oak:
// Wienerfilter
module Wienerfilter#(
    parameter WIDTH    = 16,
    parameter COL_NUM  = 128, 
    parameter ROW_NUM  = 2,
    localparam ADDR_DEP  =  COL_NUM * ROW_NUM,
    localparam ADDR_WID  =  $clog2(ADDR_DEP) + 'd1,
    localparam Serial_COL  =  $clog2(COL_NUM) + 'd1,
    localparam Serial_ROW  =  $clog2(ROW_NUM) + 'd1
)
(
input clk,
input rst,
input start,
input [ADDR_WID-1:0]wr_addr,
input ram_wr_en,
input [WIDTH-1:0]ram_data_in,
input  wire[7:0]rd_wiener,
input [1:0]rd_bank,
input      rd_para,
input [Serial_COL-1:0]wr_data_addr,
input ram_wr_data_en,
input [WIDTH-1:0]ram_data_wr_in,
output [WIDTH*2-1:0]DSP_ADD_DATA_o,
output reg[WIDTH*4-1:0]Wiener_data,
output reg Wiener_data_v,
output finish_cal_o,
output wire [WIDTH/2-1:0]ram_data_out_o,
output data_wr_v_o
) ;
localparam INIT      = 0,
           START     = 1, 
           READ_DATA = 2,
           WAIT_READ = 3,
           MULT_CAL  = 4,
           WAIT_CAL  = 5,
           ADD_CAL   = 6,
           DET       = 7, 
           FINISH    = 8;
reg [6:0]STATE;
reg [Serial_COL - 1:0 ]COL_cnt;
reg [Serial_ROW - 1:0 ]ROW_cnt;
reg [ADDR_WID-1:0]rd_ad_para;
reg [ADDR_WID-1:0]rd_addr;
always@(*) begin 
  rd_ad_para = rd_para? {rd_bank,rd_wiener[5:0]}:rd_addr;
end
wire [WIDTH/2-1:0]ram_data_out;
assign ram_data_out_o=ram_data_out;
wire [WIDTH-1:0]ram_data_data_out;
pmi_ram_dp
#(
  ...
Size in the first run: ~7,500 cells after synthesis, roughly 4,400 flip-flops, roughly 170 I/O pins, ~170,000 um^2 of cells after synthesis.
Settings: LEC_CHECK=0, CAP_MARGIN=0, CELL_PAD_IN_SITES_GLOBAL_PLACEMENT=0, CORE_MARGIN=2, CORE_UTILIZATION=72, CTS_CLUSTER_SIZE=25, GPL_ROUTABILITY_DRIVEN=0, HOLD_SLACK_MARGIN=-0.01, PLACE_DENSITY=0.43, SETUP_SLACK_MARGIN=1.06, SLEW_MARGIN=20, TNS_END_PERCENT=50; clock period 3.72 ns.
run.sh (not shown) runs the stock make flow with config.mk's settings and CLKGATE_MAP_FILE=.
Final checks on oak, whose flow otherwise completed, came back failing, citing setup timing.
Modified inputs, pine compared to oak
Settings: CTS_CLUSTER_SIZE now 16, was 25; PLACE_DENSITY now 0.4, was 0.43; ABC_AREA now 1, previously not set; CTS_CLUSTER_DIAMETER now 171, previously not set; TNS_END_PERCENT no longer set, was 50; CELL_PAD_IN_SITES_GLOBAL_PLACEMENT no longer set, was 0; HOLD_SLACK_MARGIN no longer set, was -0.01; SETUP_SLACK_MARGIN no longer set, was 1.06; GPL_ROUTABILITY_DRIVEN no longer set, was 0; the clock period (ns, I/O delays scaled along) now 2.9, was 3.72.
==> comparison <==
None of the runs pine and oak ends with a clean layout.
Looking at placeable core region across pine and oak, the one that comes out higher is pine.
The required arrival time at the worst endpoint of pine falls short of that of oak by 0.82 ns.
pine reports its top power group as combinational logic while oak reports sequential cells.
Per the comparison of pine with oak, number of endpoints failing setup at the final stage lost 1; wire length reported by the detailed router -11%.

========
job 9377:
Wienerfilter again, from the RTL that the note above started with.
Design Wienerfilter, start of the top module:
module Wienerfilter#(
    parameter WIDTH    = 16,
    parameter COL_NUM  = 128, 
    parameter ROW_NUM  = 2,
    localparam ADDR_DEP  =  COL_NUM * ROW_NUM,
    localparam ADDR_WID  =  $clog2(ADDR_DEP) + 'd1,
    localparam Serial_COL  =  $clog2(COL_NUM) + 'd1,
    localparam Serial_ROW  =  $clog2(ROW_NUM) + 'd1
)
(
input clk,
input rst,
input start,
input [ADDR_WID-1:0]wr_addr,
input ram_wr_en,
input [WIDTH-1:0]ram_data_in,
input  wire[7:0]rd_wiener,
input [1:0]rd_bank,
input      rd_para,
input [Serial_COL-1:0]wr_data_addr,
input ram_wr_data_en,
input [WIDTH-1:0]ram_data_wr_in,
output [WIDTH*2-1:0]DSP_ADD_DATA_o,
output reg[WIDTH*4-1:0]Wiener_data,
output reg Wiener_data_v,
output finish_cal_o,
output wire [WIDTH/2-1:0]ram_data_out_o,
output data_wr_v_o
) ;
localparam INIT      = 0,
           START     = 1, 
           READ_DATA = 2,
           WAIT_READ = 3,
           MULT_CAL  = 4,
           WAIT_CAL  = 5,
           ADD_CAL   = 6,
           DET       = 7, 
           FINISH    = 8;
reg [6:0]STATE;
reg [Serial_COL - 1:0 ]COL_cnt;
reg [Serial_ROW - 1:0 ]ROW_cnt;
reg [ADDR_WID-1:0]rd_ad_para;
reg [ADDR_WID-1:0]rd_addr;
always@(*) begin 
  rd_ad_para = rd_para? {rd_bank,rd_wiener[5:0]}:rd_addr;
end
wire [WIDTH/2-1:0]ram_data_out;
assign ram_data_out_o=ram_data_out;
wire [WIDTH-1:0]ram_data_data_out;
pmi_ram_dp
#(
  .pmi_wr_addr_depth    (ADDR_DEP ),  
  .pmi_wr_addr_width    (ADDR_WID ),  
  .pmi_wr_data_width    (WIDTH/2 ),  
  .pmi_rd_addr_depth    (ADDR_DEP ),  
  .pmi_rd_addr_width    (ADDR_WID ),  
  .pmi_rd_data_width    (WIDTH/2 ),  
  .pmi_regmode          ( "reg" ),  
  .pmi_resetmode        ("async" ),  
  .pmi_family           ("common" )   
) pmi_ram_dp_inst (
  .Data      (ram_data_in ),   
  .WrAddress (wr_addr ),   
  .RdAddress (rd_ad_para), 
  .WrClock   (clk   ),   
  .RdClock   (clk   ),   
  .WrClockEn (1 ),   
  .RdClockEn (1 ),   
  .WE        (ram_wr_en), 
  .Reset     (rst),   
  .Q         (ram_data_out )    
);
clock: 8.66 ns
lec_check: 0
cap_margin: 0
cell_pad_in_sites_detail_placement: 2
core_aspect_ratio: 1.48
core_margin: 10
core_utilization: 45
cts_cluster_size: 86
gpl_routability_driven: 1
gpl_timing_driven: 1
max_routing_layer: met4
setup_slack_margin: -0.27
slew_margin: 35
## Diff of input files: job 2563 against job 9377
==> flow/config.mk <==
export PLATFORM = sky130hd
export DESIGN_NAME = Wienerfilter
export DESIGN_NICKNAME = Wienerfilter
export VERILOG_FILES = /design/flow/design.v
export SDC_FILE = /design/flow/constraint.sdc
export NUM_CORES = 4
export LEC_CHECK = 0
export ABC_AREA = 1
export CAP_MARGIN = 0
export CORE_ASPECT_RATIO = 1.67
export CORE_MARGIN = 2
export CORE_UTILIZATION = 56
export PLACE_DENSITY_LB_ADDON = 0.2
export SLEW_MARGIN = 0
==> flow/constraint.sdc <==
create_clock -name core_clock -period 3.72 [get_ports {clk}]
set_input_delay 0.7440 -clock core_clock [delete_from_list [all_inputs] [get_ports {clk}]]
set_output_delay 0.7440 -clock core_clock [all_outputs]
set_load 0.01 [all_outputs]
Notes after the runs:
- Job 2563 finished every stage; the final checks, however, were not passed, the failures being negative setup slack.
- Job 2563 against job 9377: number of nets at floorplan rose by 7,337, global-route usage shows an increase of 2.9 points, switching power summed over all nets now larger, clock-buffer cell count decreased 11%.
- Instance area after placement, job 2563 vs job 9377: up by a few percent
- Job 2563 against job 9377: final hold slack lower, multiplexer share of the synthesized area lower.
Changes in job 6758 relative to job 2563:
==> flow/config.mk <==
export PLATFORM = sky130hd
export DESIGN_NAME = Wienerfilter
export DESIGN_NICKNAME = Wienerfilter
export VERILOG_FILES = /design/flow/design.v
export SDC_FILE = /design/flow/constraint.sdc
export NUM_CORES = 4
export LEC_CHECK = 0
export CAP_MARGIN = 20
export CORE_MARGIN = 2
export CORE_UTILIZATION = 45
export SLEW_MARGIN = 20
==> flow/constraint.sdc <==
create_clock -name core_clock -period 5.22 [get_ports {clk}]
set_input_delay 1.0440 -clock core_clock [delete_from_list [all_inputs] [get_ports {clk}]]
set_output_delay 1.0440 -clock core_clock [all_outputs]
set_load 0.01 [all_outputs]
--- outcome ---
Job 6758: full flow OK, the timing, DRC and antenna checks passed. On logic gate share of total power, the higher figure sits with job 2563, not job 6758. Relative to job 2563, first-iteration DRC count has decreased by 4,272 in job 6758. Lower sequential share of layout area was reported by job 2563, not job 6758.
No activity file was given, so power comes from the tool's default toggle rates.
